// gemm_mem
module gemm_mem(
  input wire clk,
  input wire rst,
  input wire out_rdy,
  input wire v0__read_req_rdy,
  input wire [31:0] v0__read_resp,
  input wire v0__read_resp_vld,
  input wire v0__write_completion_vld,
  input wire v0__write_req_rdy,
  input wire [31:0] v0_in,
  input wire v0_in_vld,
  input wire v1__read_req_rdy,
  input wire [31:0] v1__read_resp,
  input wire v1__read_resp_vld,
  input wire v1__write_completion_vld,
  input wire v1__write_req_rdy,
  input wire [31:0] v1_in,
  input wire v1_in_vld,
  input wire [31:0] C_rd_data,
  output wire [31:0] out,
  output wire out_vld,
  output wire [3:0] v0__read_req,
  output wire v0__read_req_vld,
  output wire v0__read_resp_rdy,
  output wire v0__write_completion_rdy,
  output wire [35:0] v0__write_req,
  output wire v0__write_req_vld,
  output wire v0_in_rdy,
  output wire [3:0] v1__read_req,
  output wire v1__read_req_vld,
  ...
Size: about 4200 cells after synthesis, roughly 250 flip-flops, roughly 340 I/O pins.
clock: 11.9 ns
lec_check: 0
abc_area: 1
cap_margin: 20
core_aspect_ratio: 1.84
core_margin: 2
core_utilization: 45
max_routing_layer: met4
place_density: 0.58
slew_margin: 20
run.sh (not shown) runs the stock make flow with config.mk's settings and CLKGATE_MAP_FILE=.
The baseline finished clean.
==> next run, changes <==
Settings changed: CAP_MARGIN 20 to 35, CELL_PAD_IN_SITES_DETAIL_PLACEMENT set to 2, CELL_PAD_IN_SITES_GLOBAL_PLACEMENT set to 1, CORE_UTILIZATION 45 to 72, CTS_CLUSTER_DIAMETER set to 180, CTS_CLUSTER_SIZE set to 32, HOLD_SLACK_MARGIN set to 0.23, MAX_ROUTING_LAYER met4 to met5, MIN_ROUTING_LAYER set to met1, PLACE_DENSITY 0.58 to unset, PLACE_DENSITY_LB_ADDON set to 0.27, SETUP_SLACK_MARGIN set to 2.01, SLEW_MARGIN 20 to 10, TNS_END_PERCENT set to 100.
Effect: The changed run stopped in global placement without I/O (3_1_place_gp_skip_io) with FLW-0024; synthesized cell count stays the same; die area falls by 37%; area after synthesis is unchanged.
==> next run, changes <==
Settings changed: ABC_AREA 1 to unset, CAP_MARGIN 35 to 20, CELL_PAD_IN_SITES_DETAIL_PLACEMENT 2 to unset, CELL_PAD_IN_SITES_GLOBAL_PLACEMENT 1 to unset, CORE_ASPECT_RATIO 1.84 to unset, CORE_UTILIZATION 72 to 58, CTS_CLUSTER_DIAMETER 180 to unset, CTS_CLUSTER_SIZE 32 to unset, HOLD_SLACK_MARGIN 0.23 to unset, MAX_ROUTING_LAYER met5 to unset, MIN_ROUTING_LAYER met1 to unset, PLACE_DENSITY_LB_ADDON 0.27 to unset, SETUP_SLACK_MARGIN 2.01 to unset, SLEW_MARGIN 10 to 20, TNS_END_PERCENT 100 to unset.
Clock period 11.9 ns to 5.1 ns, I/O delays scaled along.
What happened: With this change the flow finished but fails on setup timing; die area went up by about 18%; area after synthesis went down by about 4.5%; synthesized cell count falls by 19%.

* * *

old:
gemm_mem again, from the RTL that the note above started with.
clock: 6.38 ns
lec_check: 0
cap_margin: 20
core_margin: 2
core_utilization: 72
cts_cluster_diameter: 160
cts_cluster_size: 10
setup_slack_margin: 1.39
slew_margin: 40
Finished, but not clean: old, with negative setup slack.
Input changes introduced in new (baseline for comparison: old):
Settings: clearing CTS_CLUSTER_SIZE, which used to be 10; clearing CTS_CLUSTER_DIAMETER, which used to be 160; clearing SETUP_SLACK_MARGIN, which used to be 1.39; swapping 40 for 20 in SLEW_MARGIN; swapping 72 for 40 in CORE_UTILIZATION; swapping 6.38 for 7.78 in the clock period (ns, I/O delays scaled along).
Findings:
No stage failed in new, and the final checks on the layout all came back clean. The number of global-route vias before repair reported for new is smaller than that of old by 5836. From old to new the numbers moved as follows: cell count now sits higher, number of filler instances in the final layout now sits higher. When new is set beside old, its combinational gate area turns out to be 4.0% smaller. new: final area about 5.6% below old. Taking old as the reference point, the number of antenna violations at the first check in global routing of new falls by 29. Synthesized cell count across old and new: no real change. new vs old on largest fanout on the critical path: new is the higher one. new vs. old: final critical delay including setup and external delays now sits lower, data required time at the worst endpoint up 1.41 ns.

* * *

Starting RTL as in the previous note.
clock: 3.53 ns
lec_check: 0
abc_area: 0
cap_margin: 20
core_margin: 2
core_utilization: 72
cts_cluster_diameter: 393
cts_cluster_size: 99
setup_slack_margin: 0.83
slew_margin: 20
tns_end_percent: 10
The first run did not get past global routing (5_1_grt) (GRT-0232).
Edit:
ABC_AREA = 1   (was 0)
SETUP_SLACK_MARGIN = not set   (was 0.83)
After rerunning: The changed run died in global routing (5_1_grt) (GRT-0232); synthesized cell count increases by a quarter to a third; die area increases by a few percent; synthesized area increases by a few percent.
Edit:
CTS_CLUSTER_SIZE = not set   (was 99)
TNS_END_PERCENT = not set   (was 10)
clock period = 4.3 ns   (was 3.53 ns; I/O delays follow)
The new run died in global routing (5_1_grt).
Area after synthesis is unchanged.
Die size stays the same.
Synthesized cell count stays the same.
Edit:
ABC_AREA = not set   (was 1)
CORE_UTILIZATION = 11   (was 72)
CTS_CLUSTER_DIAMETER = not set   (was 393)
clock period = 9.85 ns   (was 4.3 ns; I/O delays follow)
What happened:
- Now the flow finished clean
- die size came out higher to 6.1 times its value
- synthesized area came out lower by about 4.5%
- synthesized cell count came out lower by 19%
Edit:
CORE_UTILIZATION = 40   (was 11)
clock period = 13.4 ns   (was 9.85 ns; I/O delays follow)
Sequential share of layout area goes up by 1.3 points; via count goes down by 0.41%; design area goes down by 9.0%; total power goes down by 31%; worst setup slack improves by 2.5 ns; wire length goes down by 20%; area after synthesis is unchanged; non-clock buffer count goes down by 7; utilization goes up by 33 points; sequential power goes down by 26%; critical path depth goes down by 14.

* * *

gemm_mem again, from the RTL that the note above started with.
==> flow/config.mk <==
export PLATFORM = sky130hd
export DESIGN_NAME = gemm_mem
export DESIGN_NICKNAME = gemm_mem
export VERILOG_FILES = /design/flow/design.v
export SDC_FILE = /design/flow/constraint.sdc
export NUM_CORES = 4
export LEC_CHECK = 0
export ABC_AREA = 1
export CAP_MARGIN = 20
export CORE_ASPECT_RATIO = 1.03
export CORE_MARGIN = 2
export CORE_UTILIZATION = 70
export CTS_CLUSTER_DIAMETER = 362
export MAX_ROUTING_LAYER = met4
export PLACE_DENSITY = 0.6
export SLEW_MARGIN = 20
==> flow/constraint.sdc <==
create_clock -name core_clock -period 5.5 [get_ports {clk}]
set_input_delay 1.1000 -clock core_clock [delete_from_list [all_inputs] [get_ports {clk}]]
set_output_delay 1.1000 -clock core_clock [all_outputs]
set_load 0.01 [all_outputs]
The starting point died in global routing.
Change:
CORE_ASPECT_RATIO = not set   (was 1.03)
CORE_UTILIZATION = 68   (was 70)
CTS_CLUSTER_DIAMETER = 246   (was 362)
PLACE_DENSITY = not set   (was 0.6)
clock period = 5.43 ns   (was 5.5 ns; I/O delays follow)
This time the run finished but fails on setup timing; die size goes up by a few percent; area after synthesis is unchanged; synthesized cell count does not change.

* * *

Setup of build 80:
Starting RTL as in the previous note.
make LEC_CHECK=0 ABC_AREA=0 CAP_MARGIN=20 CORE_MARGIN=2 CORE_UTILIZATION=72 CTS_CLUSTER_DIAMETER=393 CTS_CLUSTER_SIZE=99 SETUP_SLACK_MARGIN=0.13 SLEW_MARGIN=20 TNS_END_PERCENT=10 finish   # period 3.53 ns
Build 80 never completed, since it errored out during 5_1_grt.
--- input diff build 80..build 9 ---
# build 80
export LEC_CHECK = 0
export ABC_AREA = 0
export CAP_MARGIN = 20
export CORE_MARGIN = 2
export CORE_UTILIZATION = 72
export CTS_CLUSTER_DIAMETER = 393
export CTS_CLUSTER_SIZE = 99
export SETUP_SLACK_MARGIN = 0.13
export SLEW_MARGIN = 20
export TNS_END_PERCENT = 10
create_clock -name core_clock -period 3.53 [get_ports {clk}]
# build 9
export LEC_CHECK = 0
export ABC_AREA = 1
export CAP_MARGIN = 20
export CORE_MARGIN = 2
export CORE_UTILIZATION = 72
export PLACE_DENSITY = 0.75
export SLEW_MARGIN = 20
create_clock -name core_clock -period 5.53 [get_ports {clk}]
Seen in the log of build 9: GRT-0232 during 5_1_grt, after which the run never completed. Re xor/xnor cell area share of the yosys netlist: build 80 was higher than build 9. Diff build 80 -> build 9 | cell count in the Yosys report | up by more than 10%. Per the comparison of build 9 with build 80, number of nets at floorplan rose by 792, quantity of I/O buffers inserted on ports stayed essentially flat, area of the placeable core rose by 1600 sq um, count of standard-cell rows rose by 1. Comparing simple logic cell fraction of the synthesized area for build 9 and build 80, the smaller number came from build 9. Build 80 → build 9: flip-flop and latch count after synthesis did not really move, cell total after placement went up. Summary of build 9 over build 80: area after synthesis now larger, average cell area after synthesis now smaller.
### build 9 -> build 15
# build 9
export LEC_CHECK = 0
export ABC_AREA = 1
export CAP_MARGIN = 20
export CORE_MARGIN = 2
export CORE_UTILIZATION = 72
export PLACE_DENSITY = 0.75
export SLEW_MARGIN = 20
create_clock -name core_clock -period 5.53 [get_ports {clk}]
# build 15
export LEC_CHECK = 0
export CAP_MARGIN = 20
export CORE_MARGIN = 2
export CORE_UTILIZATION = 27
export SLEW_MARGIN = 20
create_clock -name core_clock -period 7.78 [get_ports {clk}]
==> comparison <==
- The flow ran to completion for all of build 9 and build 15 but build 9, which stopped partway.
- Build 15 vs. build 9: sequential cell area fraction in the yosys report went up by 0.77 points.
- Looking at adder-cell share of the synthesized area, build 15 sits 1.7 points higher than build 9 does.
- Compared with build 9, in build 15 net count after synthesis shows a reduction of 792; die area grew by about 150%.
### build 15 -> build 46
# build 15
export LEC_CHECK = 0
export CAP_MARGIN = 20
export CORE_MARGIN = 2
export CORE_UTILIZATION = 27
export SLEW_MARGIN = 20
create_clock -name core_clock -period 7.78 [get_ports {clk}]
# build 46
export LEC_CHECK = 0
export CAP_MARGIN = 20
export CORE_MARGIN = 2
export CORE_UTILIZATION = 58
export SETUP_SLACK_MARGIN = 1.33
export SLEW_MARGIN = 20
create_clock -name core_clock -period 7.32 [get_ports {clk}]
==> comparison <==
On worst hold slack, build 15 and build 46 are neck and neck. Relative to build 15, critical path depth has gone down in build 46. Looking at count of clock-buffer cells in the layout, build 46 sits below build 15. Changes observed in build 46 relative to build 15: routed wire length down 3900 um; non-filler instance count after layout decreased 695; core area shrank by about 54%; share of the cycle needed by the critical path after routing down 3.2 points. Area of placed instances went down by a few percent going from build 15 to build 46. Re cell count in the Yosys report: no difference whatsoever between build 15 and build 46.
Power is estimated from default activity; no workload was simulated.
